## cpu
module cpu(clk,reset,s,load,in,out,N,V,Z,w);
  input clk, reset, s, load;
  input [15:0] in;
  output [15:0] out;
  output N, V, Z, w;
  wire [15:0] inst_reg_out;
  Load_enabled_register #(16) instruction_register(clk, load, in, inst_reg_out);
  wire [2:0] nsel, opcode, readnum, writenum;
  wire [1:0] op, ALUop, shift;
  wire [15:0] sximm5, sximm8;
  Inst_dec instruction_decoder(inst_reg_out, nsel, opcode, op, ALUop, sximm5, sximm8, shift, readnum, writenum);
  wire [1:0] vsel;
  wire loada, loadb, asel, bsel, loadc, loads, write; 
  Controller datapath_controller(clk, s, reset, opcode, op, w, loada, loadb, loadc, loads, asel, bsel, vsel, nsel, write);
  datapath DP(.clk(clk),  
                .readnum(readnum), .vsel(vsel), .loada(loada), .loadb(loadb),   
                .shift(shift), .asel(asel), .bsel(bsel), .ALUop(ALUop), .loadc(loadc), .loads(loads), .sximm5(sximm5),  
                .writenum(writenum), .write(write), .sximm8(sximm8), .mdata(16'b0), .PC(8'b0),  
                .status({V, N, Z}), .datapath_out(out)  
              );
endmodule
export LEC_CHECK = 0
export CAP_MARGIN = 20
export CELL_PAD_IN_SITES_GLOBAL_PLACEMENT = 3
export CORE_MARGIN = 2
export CORE_UTILIZATION = 33
export MAX_ROUTING_LAYER = met4
export PLACE_DENSITY_LB_ADDON = 0.26
export SETUP_SLACK_MARGIN = 1.17
export SLEW_MARGIN = 20
create_clock -name core_clock -period 10.0 [get_ports {clk}]
run.sh (not shown) runs the stock make flow with config.mk's settings and CLKGATE_MAP_FILE=.
Next try:
CAP_MARGIN = 0   (was 20)
CELL_PAD_IN_SITES_DETAIL_PLACEMENT = 1   (was not set)
CELL_PAD_IN_SITES_GLOBAL_PLACEMENT = 2   (was 3)
CORE_MARGIN = 8   (was 2)
CORE_UTILIZATION = 48   (was 33)
CTS_CLUSTER_DIAMETER = 188   (was not set)
GPL_ROUTABILITY_DRIVEN = 0   (was not set)
MAX_ROUTING_LAYER = not set   (was met4)
MIN_ROUTING_LAYER = met2   (was not set)
PLACE_DENSITY_LB_ADDON = not set   (was 0.26)
SETUP_SLACK_MARGIN = not set   (was 1.17)
TNS_END_PERCENT = 10   (was not set)
What happened: The changed run produced a clean layout. Sequential cell count does not change. Combinational power rises by a few percent. Maximum frequency came out lower slightly. First-iteration DRC count rose to 2.9 times its value. Power shrinks slightly.
Next try:
ABC_AREA = 1   (was not set)
CAP_MARGIN = 20   (was 0)
CELL_PAD_IN_SITES_DETAIL_PLACEMENT = not set   (was 1)
CELL_PAD_IN_SITES_GLOBAL_PLACEMENT = not set   (was 2)
CORE_MARGIN = 2   (was 8)
CORE_UTILIZATION = 72   (was 48)
CTS_CLUSTER_DIAMETER = not set   (was 188)
GPL_ROUTABILITY_DRIVEN = not set   (was 0)
MIN_ROUTING_LAYER = not set   (was met2)
TNS_END_PERCENT = not set   (was 10)
clock period = 7.32 ns   (was 10.0 ns; I/O delays follow)
Result:
- critical path depth goes up by 4
- synthesized cell count came out higher by 31%
- register-to-register slack got worse by 2100 ps
- worst setup slack degrades by 1800 ps
- synthesized area went up by 0.98%
- cell area went up by 0.48%
Next try:
ABC_AREA = not set   (was 1)
CORE_UTILIZATION = 40   (was 72)
clock period = 5.73 ns   (was 7.32 ns; I/O delays follow)
The changed run passed the timing, design-rule and antenna checks.
Cell area goes up by about 0.6%.
Core utilization drops by 35 points.
Synthesized cell count drops by 23%.
Routed wire length goes down by about 8%.
Cell count decreases by about 8%.

Starting RTL as in the previous note.
## cpu
module cpu(clk,reset,s,load,in,out,N,V,Z,w);
  input clk, reset, s, load;
  input [15:0] in;
  output [15:0] out;
  output N, V, Z, w;
  wire [15:0] inst_reg_out;
  Load_enabled_register #(16) instruction_register(clk, load, in, inst_reg_out);
  wire [2:0] nsel, opcode, readnum, writenum;
  wire [1:0] op, ALUop, shift;
  wire [15:0] sximm5, sximm8;
  Inst_dec instruction_decoder(inst_reg_out, nsel, opcode, op, ALUop, sximm5, sximm8, shift, readnum, writenum);
  wire [1:0] vsel;
  wire loada, loadb, asel, bsel, loadc, loads, write; 
  Controller datapath_controller(clk, s, reset, opcode, op, w, loada, loadb, loadc, loads, asel, bsel, vsel, nsel, write);
  datapath DP(.clk(clk),  
                .readnum(readnum), .vsel(vsel), .loada(loada), .loadb(loadb),   
                .shift(shift), .asel(asel), .bsel(bsel), .ALUop(ALUop), .loadc(loadc), .loads(loads), .sximm5(sximm5),  
                .writenum(writenum), .write(write), .sximm8(sximm8), .mdata(16'b0), .PC(8'b0),  
                .status({V, N, Z}), .datapath_out(out)  
              );
endmodule
clock: 10.0 ns
lec_check: 0
cap_margin: 40
cell_pad_in_sites_detail_placement: 1
cell_pad_in_sites_global_placement: 2
core_margin: 8
core_utilization: 48
cts_cluster_diameter: 188
gpl_routability_driven: 0
hold_slack_margin: 0.07
min_routing_layer: met2
slew_margin: 20
Then changed:
==> flow/config.mk (replaced) <==
export PLATFORM = sky130hd
export DESIGN_NAME = cpu
export DESIGN_NICKNAME = cpu
export VERILOG_FILES = /design/flow/design.v
export SDC_FILE = /design/flow/constraint.sdc
export NUM_CORES = 4
export LEC_CHECK = 0
export ABC_AREA = 1
export CAP_MARGIN = 20
export CORE_MARGIN = 2
export CORE_UTILIZATION = 68
export CTS_CLUSTER_SIZE = 99
export SETUP_SLACK_MARGIN = 0.94
export SLEW_MARGIN = 20
==> flow/constraint.sdc (replaced) <==
create_clock -name core_clock -period 3.24 [get_ports {clk}]
set_input_delay 0.6480 -clock core_clock [delete_from_list [all_inputs] [get_ports {clk}]]
set_output_delay 0.6480 -clock core_clock [all_outputs]
set_load 0.01 [all_outputs]
Now the flow failed in global routing (5_1_grt).
Synthesized cell count rises by a quarter to a third.
Area after synthesis grows slightly.
Die area goes down by well over a third.
Then changed:
--- a/flow/config.mk
+++ b/flow/config.mk
@@ -10,5 +10,6 @@
 export CORE_MARGIN = 2
-export CORE_UTILIZATION = 68
-export CTS_CLUSTER_SIZE = 99
-export SETUP_SLACK_MARGIN = 0.94
+export CORE_UTILIZATION = 72
+export CTS_CLUSTER_SIZE = 93
+export SETUP_SLACK_MARGIN = 1.06
 export SLEW_MARGIN = 20
+export TNS_END_PERCENT = 20
==> flow/constraint.sdc (replaced) <==
create_clock -name core_clock -period 4.35 [get_ports {clk}]
set_input_delay 0.8700 -clock core_clock [delete_from_list [all_inputs] [get_ports {clk}]]
set_output_delay 0.8700 -clock core_clock [all_outputs]
set_load 0.01 [all_outputs]
With this change the flow went through all stages and came out clean.
Die area decreases by a few percent.
Synthesized area stays the same.
Synthesized cell count stays the same.
Then changed:
--- a/flow/config.mk
+++ b/flow/config.mk
@@ -10,6 +10,4 @@
 export CORE_MARGIN = 2
-export CORE_UTILIZATION = 72
-export CTS_CLUSTER_SIZE = 93
-export SETUP_SLACK_MARGIN = 1.06
+export CORE_UTILIZATION = 68
+export CTS_CLUSTER_SIZE = 15
 export SLEW_MARGIN = 20
-export TNS_END_PERCENT = 20
==> flow/constraint.sdc (replaced) <==
create_clock -name core_clock -period 3.24 [get_ports {clk}]
set_input_delay 0.6480 -clock core_clock [delete_from_list [all_inputs] [get_ports {clk}]]
set_output_delay 0.6480 -clock core_clock [all_outputs]
set_load 0.01 [all_outputs]
The new run finished but fails on setup timing.
Sequential power is higher by 34%.
Synthesized cell count stays the same.
Wire length falls by 17%.
Global-route usage is lower by 4.3 points.
Count of clock-buffer cells in the layout stays the same.
Cell count rose by 3.1%.
Worst setup slack got worse by 670 ps.
Utilization fell by 2.8 points.
Via count decreases by 7.5%.

## run 1
Starting RTL as in the previous note.
==> flow/config.mk <==
export PLATFORM = sky130hd
export DESIGN_NAME = cpu
export DESIGN_NICKNAME = cpu
export VERILOG_FILES = /design/flow/design.v
export SDC_FILE = /design/flow/constraint.sdc
export NUM_CORES = 4
export LEC_CHECK = 0
export ABC_AREA = 0
export CAP_MARGIN = 40
export CORE_ASPECT_RATIO = 0.5
export CORE_MARGIN = 2
export CORE_UTILIZATION = 49
export CTS_CLUSTER_DIAMETER = 348
export CTS_CLUSTER_SIZE = 99
export GPL_TIMING_DRIVEN = 0
export MIN_ROUTING_LAYER = met1
export PLACE_DENSITY = 0.38
export SLEW_MARGIN = 20
export TNS_END_PERCENT = 10
==> flow/constraint.sdc <==
create_clock -name core_clock -period 9.03 [get_ports {clk}]
set_input_delay 1.8060 -clock core_clock [delete_from_list [all_inputs] [get_ports {clk}]]
set_output_delay 1.8060 -clock core_clock [all_outputs]
set_load 0.01 [all_outputs]
Run 1: done, clean on timing, DRC and antenna
Inputs modified between run 1 and run 2:
-- flow/config.mk --
<<< run 1, line 8
export ABC_AREA = 0
export CAP_MARGIN = 40
>>> run 2, line 8
export ABC_AREA = 1
export CAP_MARGIN = 20
<<< run 1, line 12
export CORE_UTILIZATION = 49
export CTS_CLUSTER_DIAMETER = 348
export CTS_CLUSTER_SIZE = 99
export GPL_TIMING_DRIVEN = 0
export MIN_ROUTING_LAYER = met1
export PLACE_DENSITY = 0.38
>>> run 2, line 12
export CORE_UTILIZATION = 72
export CTS_CLUSTER_DIAMETER = 400
export CTS_CLUSTER_SIZE = 98
==> flow/constraint.sdc <==
create_clock -name core_clock -period 3.34 [get_ports {clk}]
set_input_delay 0.6680 -clock core_clock [delete_from_list [all_inputs] [get_ports {clk}]]
set_output_delay 0.6680 -clock core_clock [all_outputs]
set_load 0.01 [all_outputs]
Notes after the runs:
Going from run 1 to run 2, length of routed met2 wiring has increased, register share of the cell area fell 5.3 points, multi-input gate area in the final layout rose by about 2%.
The flow for run 2 finished, though final verification flagged setup timing.
For run 3, these inputs were changed with respect to run 2:
-- flow/config.mk --
<<< run 2, line 10
export CORE_ASPECT_RATIO = 0.5
>>> run 3, line 10
export CORE_ASPECT_RATIO = 0.7
<<< run 2, line 15
>>> run 3, line 15
export PLACE_DENSITY = 0.89
<<< run 2, line 16
export TNS_END_PERCENT = 10
>>> run 3, line 17
Notes after the runs:
Run 3 did not finish; the tool stopped in global routing (5_1_grt) with error GRT-0232. Reported for run 3 and run 2, post-synthesis cell count from yosys turned out identical to the last digit. Looking only at vertical die size, and setting everything else aside, the higher value of run 3 and run 2 goes to run 3. The die area was comparable across run 3 and run 2. Horizontal die dimension (run 3 over run 2): decrease, 15%. Relative to run 2, quantity of gates resized following cts increased by about 13% in run 3.

Setup of v40:
Starting RTL as in the previous note.
Settings: LEC_CHECK=0, ABC_AREA=1, CAP_MARGIN=20, CELL_PAD_IN_SITES_GLOBAL_PLACEMENT=0, CORE_ASPECT_RATIO=1.36, CORE_MARGIN=10, CORE_UTILIZATION=50, CTS_CLUSTER_DIAMETER=92, CTS_CLUSTER_SIZE=83, MAX_ROUTING_LAYER=met4, MIN_ROUTING_LAYER=met2, PLACE_DENSITY_LB_ADDON=0.26, SLEW_MARGIN=20; clock period 3.84 ns.
v40 was carried through to the last stage, and its layout satisfied the timing, design-rule and antenna checks.
Here is what was changed in the inputs of v48 compared with v40.
- a deleted CELL_PAD_IN_SITES_GLOBAL_PLACEMENT that had been 0
- a change of CORE_UTILIZATION from 50 to 72
- a deleted MIN_ROUTING_LAYER that had been met2
- a change of CTS_CLUSTER_DIAMETER from 92 to 400
- a deleted MAX_ROUTING_LAYER that had been met4
- a change of CTS_CLUSTER_SIZE from 83 to 98
- a deleted PLACE_DENSITY_LB_ADDON that had been 0.26
- a deleted CORE_ASPECT_RATIO that had been 1.36
- a change of CORE_MARGIN from 10 to 2
- a change of the clock period (ns, I/O delays scaled along) from 3.84 to 3.34
Findings:
v48 finished all stages; layout check result: FAIL, due to negative setup slack.
In the tables for v40 and v48, transition time at the pin with the least slew margin reads lower with v40.
Total power for v48: about 20% up relative to v40
The run with more routed wire is v48, not v40.
#### Input delta (v59 over v48)
- changing CTS_CLUSTER_SIZE from 98 to 93
- changing CORE_UTILIZATION from 72 to 63
- removing CTS_CLUSTER_DIAMETER (formerly 400)
- changing the clock period (ns, I/O delays scaled along) from 3.34 to 4.09
==> results <==
The placer congestion estimate in v59 was lower than what v48 gave.
v59: done, clean on timing, DRC and antenna
Total wirelength of the detailed-routed design, v48 and v59, lower one = v59.
v59 gives more flop share of the area than v48 did.
Modified inputs, v4 compared to v59
- CELL_PAD_IN_SITES_GLOBAL_PLACEMENT now 3, previously not set
- CORE_UTILIZATION now 33, was 63
- CTS_CLUSTER_SIZE no longer set, was 93
- ABC_AREA no longer set, was 1
- the clock period (ns, I/O delays scaled along) now 10.0, was 4.09
[summary]
v4 vs v59 on cell count listed in synth_stat.txt: v4 is the lower one. Diode insertion count for antenna repair: v4 vs v59 identical. Synthesis area per yosys shrinks slightly when moving from v59 to v4. v59 has higher cell count after synthesis than v4. Taking v59 as the reference, in v4 core utilization lost 35 points, area fraction in full adders, half adders and majority gates shows no meaningful change, number of standard-cell rows in the floorplan picked up an extra 17.
> inputs changed (v4 -> v49)
- CAP_MARGIN changed from 20 to 40
- CELL_PAD_IN_SITES_GLOBAL_PLACEMENT changed from 3 to 2
- CELL_PAD_IN_SITES_DETAIL_PLACEMENT newly set to 1
- HOLD_SLACK_MARGIN newly set to 0.24
- CORE_MARGIN changed from 2 to 8
- CTS_CLUSTER_DIAMETER newly set to 188
- CORE_UTILIZATION changed from 33 to 31
- MIN_ROUTING_LAYER newly set to met2
--- outcome ---
- For v49, the startpoint-to-endpoint class of the critical path was flop to flop, unlike v4, where it was input port to flop.
- Taking v4 as the reference, in v49 routability congestion estimate now larger; routed wire length now larger; tap cell count now larger; via count now larger.
> inputs changed (v49 -> v20)
- CORE_UTILIZATION now 40, was 31
- CAP_MARGIN now 20, was 40
- CTS_CLUSTER_DIAMETER now 181, was 188
- CELL_PAD_IN_SITES_GLOBAL_PLACEMENT no longer set, was 2
- CELL_PAD_IN_SITES_DETAIL_PLACEMENT no longer set, was 1
- MIN_ROUTING_LAYER no longer set, was met2
==> comparison <==
v20 | status: complete | timing, DRC, antenna: pass. v49 finished all stages; the layout is clean. Of v49 and v20, v49 shows the higher relative area change from synthesis to final layout, with v20 below it. Compared with v49, in v20 number of gates given a new drive strength after cts roughly the same; highest cell delay on the worst timing path higher; total die area lower.

Setup of v13:
cpu again, from the RTL that the note above started with.
clock: 3.19 ns
lec_check: 0
abc_area: 0
cap_margin: 20
core_margin: 2
core_utilization: 68
cts_cluster_size: 20
gpl_timing_driven: 1
min_routing_layer: met1
place_density_lb_addon: 0.07
setup_slack_margin: 0.53
slew_margin: 20
What ended v13 was a tool error in global routing (5_1_grt); the run never finished.
For v12, these inputs were changed with respect to v13:
--- a/flow/config.mk
+++ b/flow/config.mk
@@ -7,11 +7,12 @@
 export LEC_CHECK = 0
-export ABC_AREA = 0
+export ABC_AREA = 1
 export CAP_MARGIN = 20
 export CORE_MARGIN = 2
-export CORE_UTILIZATION = 68
-export CTS_CLUSTER_SIZE = 20
+export CORE_UTILIZATION = 70
+export CTS_CLUSTER_DIAMETER = 360
+export CTS_CLUSTER_SIZE = 66
 export GPL_TIMING_DRIVEN = 1
+export HOLD_SLACK_MARGIN = -0.1
 export MIN_ROUTING_LAYER = met1
 export PLACE_DENSITY_LB_ADDON = 0.07
-export SETUP_SLACK_MARGIN = 0.53
 export SLEW_MARGIN = 20
==> flow/constraint.sdc <==
create_clock -name core_clock -period 9.11 [get_ports {clk}]
set_input_delay 1.8220 -clock core_clock [delete_from_list [all_inputs] [get_ports {clk}]]
set_output_delay 1.8220 -clock core_clock [all_outputs]
set_load 0.01 [all_outputs]
### Flow results
- v12 ran to completion and came out clean on the timing, design-rule and antenna checks.
- When v12 is measured against v13, its post-synthesis xor/xnor area fraction turns out 2.3 points lower.
- v12 has synthesized area above what v13 had.
- Changes observed in v12 relative to v13: number of instances resized during post-cts repair shows a reduction of 185; routability congestion estimate from global placement moved up; share of flip-flops with an asynchronous set or reset stayed essentially flat; portion of the post-synthesis area used by sequential elements down 0.57 points; number of clock sinks seen by CTS did not really move.
- Per the comparison of v12 with v13, yosys synthesis chip area rose by 98 um^2, placed wire-length estimate lower, post-synthesis share of cell area spent on and, or, nand and nor gates picked up an extra 10 points, synthesized cell count went up 31%.
--- input diff v12..v31 ---
==> flow/config.mk <==
export PLATFORM = sky130hd
export DESIGN_NAME = cpu
export DESIGN_NICKNAME = cpu
export VERILOG_FILES = /design/flow/design.v
export SDC_FILE = /design/flow/constraint.sdc
export NUM_CORES = 4
export LEC_CHECK = 0
export CAP_MARGIN = 20
export CORE_MARGIN = 2
export CORE_UTILIZATION = 68
export SETUP_SLACK_MARGIN = -0.33
export SLEW_MARGIN = 20
==> flow/constraint.sdc <==
create_clock -name core_clock -period 4.02 [get_ports {clk}]
set_input_delay 0.8040 -clock core_clock [delete_from_list [all_inputs] [get_ports {clk}]]
set_output_delay 0.8040 -clock core_clock [all_outputs]
set_load 0.01 [all_outputs]
Notes after the runs:
Of v12 and v31, only v12 finishes the flow clean.
Higher total die size goes to v31 over v12.
v31 against v12: proportion of power drawn by combinational gates climbed 1.7 points, final routed wirelength across all metal layers dropped about 0.56%.
v12 has lower worst clock skew on the final layout than v31.
Diff v12 -> v31 | synthesis-to-finish area growth | increase of 5.3 points
Taking v12 as the reference point, the buffering overhead of v31 rises by 4.4 points.
Flip-flop and latch share of the layout cell area (lower): v31
### v31 -> v53
--- a/flow/config.mk
+++ b/flow/config.mk
@@ -10,3 +10,2 @@
 export CORE_UTILIZATION = 68
-export SETUP_SLACK_MARGIN = -0.33
 export SLEW_MARGIN = 20
==> flow/constraint.sdc <==
create_clock -name core_clock -period 4.79 [get_ports {clk}]
set_input_delay 0.9580 -clock core_clock [delete_from_list [all_inputs] [get_ports {clk}]]
set_output_delay 0.9580 -clock core_clock [all_outputs]
set_load 0.01 [all_outputs]
Notes after the runs:
v53: all stages complete, timing, DRC and antenna checks passed. Summary of v53 over v31: overall power consumption shrank by about 18%, final design instance area without fill shrank by about 3.4%, sum of routed wire length over all layers shrank by 6.4%, count of clock-buffer cells in the layout grew by 2. v53 leaves more setup margin than v31. Layout-stage area growth over the synthesis result on v53 is down relative to v31. Compare v53 and v31 | combinational share of cell area lower: v31. Clock skew: v31 vs v53 — no meaningful difference.
Input-level comparison between v51 and v53:
--- a/flow/config.mk
+++ b/flow/config.mk
@@ -9,3 +9,3 @@
 export CORE_MARGIN = 2
-export CORE_UTILIZATION = 68
+export CORE_UTILIZATION = 26
 export SLEW_MARGIN = 20
==> flow/constraint.sdc <==
create_clock -name core_clock -period 5.73 [get_ports {clk}]
set_input_delay 1.1460 -clock core_clock [delete_from_list [all_inputs] [get_ports {clk}]]
set_output_delay 1.1460 -clock core_clock [all_outputs]
set_load 0.01 [all_outputs]
[summary]
v51 against v53: clock network power share -0.7 points, simple-gate share of the synthesized area ~0 delta, maximum VDD drop -about 40%, wire length +0.91%.
Between v53 and v51, design area is higher for v51, v53 comes in under that.
No activity file was given, so power comes from the tool's default toggle rates.
